Design pt100_temp, start of the top module:
module pt100_temp (
    input  wire        clk,
    input  wire        rst,
    input  wire        in_valid,
    output wire        in_ready,
    input  wire [11:0] yk,
    output wire        out_valid,
    output wire [27:0] temp,
    output wire [27:0] temp_filt,
    output wire        alarm
    );
For scale: ~9700 cells after synthesis, about 630 flip-flops, ~74 I/O pins, ~0.083 mm^2 of cells after synthesis.
Settings: LEC_CHECK=0, CAP_MARGIN=20, CORE_MARGIN=2, CORE_UTILIZATION=40, PLACE_DENSITY=0.6, SLEW_MARGIN=20; clock period 14.7 ns.
run.sh (not shown) runs the stock make flow with config.mk's settings and CLKGATE_MAP_FILE=.
The starting point finished but failed the layout checks on setup timing.
Rerun with:
ABC_AREA = 1   (was unset)
CORE_UTILIZATION = 59   (was 40)
CTS_CLUSTER_DIAMETER = 170   (was unset)
GPL_ROUTABILITY_DRIVEN = 1   (was unset)
MIN_ROUTING_LAYER = met1   (was unset)
PLACE_DENSITY = unset   (was 0.6)
PLACE_DENSITY_LB_ADDON = 0.18   (was unset)
SETUP_SLACK_MARGIN = 0.26   (was unset)
SLEW_MARGIN = 35   (was 20)
TNS_END_PERCENT = 5   (was unset)
What happened: The changed run produced a layout that fails on setup timing. Total power rose by roughly a tenth. Design area fell slightly. Hold slack loses 0.015 ns. Non-clock buffer count fell by 577. Core utilization rose by 20 points. Global-route usage rose by 15 points. Routed wire length rose by about a fifth.
Rerun with:
CORE_UTILIZATION = 72   (was 59)
CTS_CLUSTER_DIAMETER = 222   (was 170)
CTS_CLUSTER_SIZE = 72   (was unset)
MAX_ROUTING_LAYER = met4   (was unset)
PLACE_DENSITY_LB_ADDON = 0.01   (was 0.18)
SETUP_SLACK_MARGIN = 4.29   (was 0.26)
TNS_END_PERCENT = unset   (was 5)
What happened: The changed run ended with an error in 5_1_grt (ODB-0269). Area after synthesis does not change. Die size falls by about 18%. Synthesized cell count does not change.
Rerun with:
ABC_AREA = unset   (was 1)
CTS_CLUSTER_DIAMETER = unset   (was 222)
CTS_CLUSTER_SIZE = unset   (was 72)
GPL_ROUTABILITY_DRIVEN = unset   (was 1)
MAX_ROUTING_LAYER = unset   (was met4)
MIN_ROUTING_LAYER = unset   (was met1)
PLACE_DENSITY_LB_ADDON = 0.0   (was 0.01)
SETUP_SLACK_MARGIN = 5.0   (was 4.29)
SLEW_MARGIN = 20   (was 35)
clock period = 18.6 ns   (was 14.7 ns; I/O delays follow)
Now the flow produced a layout that fails on capacitance limit, slew limit.
Synthesized cell count drops by 19%.
Synthesized area shrinks by 4.3%.
Die area decreases by 4.3%.

========
pt100_temp again, from the RTL that the note above started with.
==> flow/config.mk <==
export PLATFORM = sky130hd
export DESIGN_NAME = pt100_temp
export DESIGN_NICKNAME = pt100_temp
export VERILOG_FILES = /design/flow/design.v
export SDC_FILE = /design/flow/constraint.sdc
export NUM_CORES = 4
export LEC_CHECK = 0
export CAP_MARGIN = 20
export CORE_MARGIN = 2
export CORE_UTILIZATION = 69
export CTS_CLUSTER_DIAMETER = 285
export CTS_CLUSTER_SIZE = 97
export PLACE_DENSITY = 0.4
export SLEW_MARGIN = 20
export TNS_END_PERCENT = 20
==> flow/constraint.sdc <==
create_clock -name core_clock -period 15.3 [get_ports {clk}]
set_input_delay 3.0600 -clock core_clock [delete_from_list [all_inputs] [get_ports {clk}]]
set_output_delay 3.0600 -clock core_clock [all_outputs]
set_load 0.01 [all_outputs]
The baseline never finished: it broke off in global routing (GRT-0232).
Change:
==> flow/config.mk (replaced) <==
export PLATFORM = sky130hd
export DESIGN_NAME = pt100_temp
export DESIGN_NICKNAME = pt100_temp
export VERILOG_FILES = /design/flow/design.v
export SDC_FILE = /design/flow/constraint.sdc
export NUM_CORES = 4
export LEC_CHECK = 0
export CAP_MARGIN = 40
export CELL_PAD_IN_SITES_DETAIL_PLACEMENT = 2
export CELL_PAD_IN_SITES_GLOBAL_PLACEMENT = 0
export CORE_MARGIN = 8
export CORE_UTILIZATION = 23
export MAX_ROUTING_LAYER = met4
export PLACE_DENSITY_LB_ADDON = 0.01
export SETUP_SLACK_MARGIN = 0.61
export SLEW_MARGIN = 20
==> flow/constraint.sdc (replaced) <==
create_clock -name core_clock -period 12.3 [get_ports {clk}]
set_input_delay 2.4600 -clock core_clock [delete_from_list [all_inputs] [get_ports {clk}]]
set_output_delay 2.4600 -clock core_clock [all_outputs]
set_load 0.01 [all_outputs]
What happened:
- The changed run reached the layout checks and failed them: negative setup slack
- synthesized cell count is unchanged
- die area came out higher to 3.1 times its value
- synthesized area does not change
Change:
==> flow/config.mk (replaced) <==
export PLATFORM = sky130hd
export DESIGN_NAME = pt100_temp
export DESIGN_NICKNAME = pt100_temp
export VERILOG_FILES = /design/flow/design.v
export SDC_FILE = /design/flow/constraint.sdc
export NUM_CORES = 4
export LEC_CHECK = 0
export CAP_MARGIN = 20
export CELL_PAD_IN_SITES_DETAIL_PLACEMENT = 2
export CELL_PAD_IN_SITES_GLOBAL_PLACEMENT = 3
export CORE_MARGIN = 2
export CORE_UTILIZATION = 40
export CTS_CLUSTER_SIZE = 29
export GPL_ROUTABILITY_DRIVEN = 1
export HOLD_SLACK_MARGIN = 0.06
export PLACE_DENSITY_LB_ADDON = 0.14
export SLEW_MARGIN = 35
export TNS_END_PERCENT = 65
==> flow/constraint.sdc (replaced) <==
create_clock -name core_clock -period 24.0 [get_ports {clk}]
set_input_delay 4.8000 -clock core_clock [delete_from_list [all_inputs] [get_ports {clk}]]
set_output_delay 4.8000 -clock core_clock [all_outputs]
set_load 0.01 [all_outputs]
Outcome: With this change the flow finished with timing, DRC and antenna clean; synthesized area is unchanged; die size is lower by 44%; power fell by 54%; wire length drops by 16%; sequential cell count does not change; clock power goes down by 55%; design area fell by 20%; hold slack degrades by 0.0059 ns; critical path depth goes down by 9.
Change:
==> flow/config.mk (replaced) <==
export PLATFORM = sky130hd
export DESIGN_NAME = pt100_temp
export DESIGN_NICKNAME = pt100_temp
export VERILOG_FILES = /design/flow/design.v
export SDC_FILE = /design/flow/constraint.sdc
export NUM_CORES = 4
export LEC_CHECK = 0
export ABC_AREA = 1
export CAP_MARGIN = 20
export CORE_MARGIN = 2
export CORE_UTILIZATION = 72
export MAX_ROUTING_LAYER = met4
export PLACE_DENSITY = 0.64
export SETUP_SLACK_MARGIN = 2.03
export SLEW_MARGIN = 20
==> flow/constraint.sdc (replaced) <==
create_clock -name core_clock -period 18.6 [get_ports {clk}]
set_input_delay 3.7200 -clock core_clock [delete_from_list [all_inputs] [get_ports {clk}]]
set_output_delay 3.7200 -clock core_clock [all_outputs]
set_load 0.01 [all_outputs]
The new run did not get past global routing with GRT-0232.
Synthesized cell count went up by about 23%.
Die size went down by about 40%.
Synthesized area went up by 4.5%.
No activity file was given, so power comes from the tool's default toggle rates.
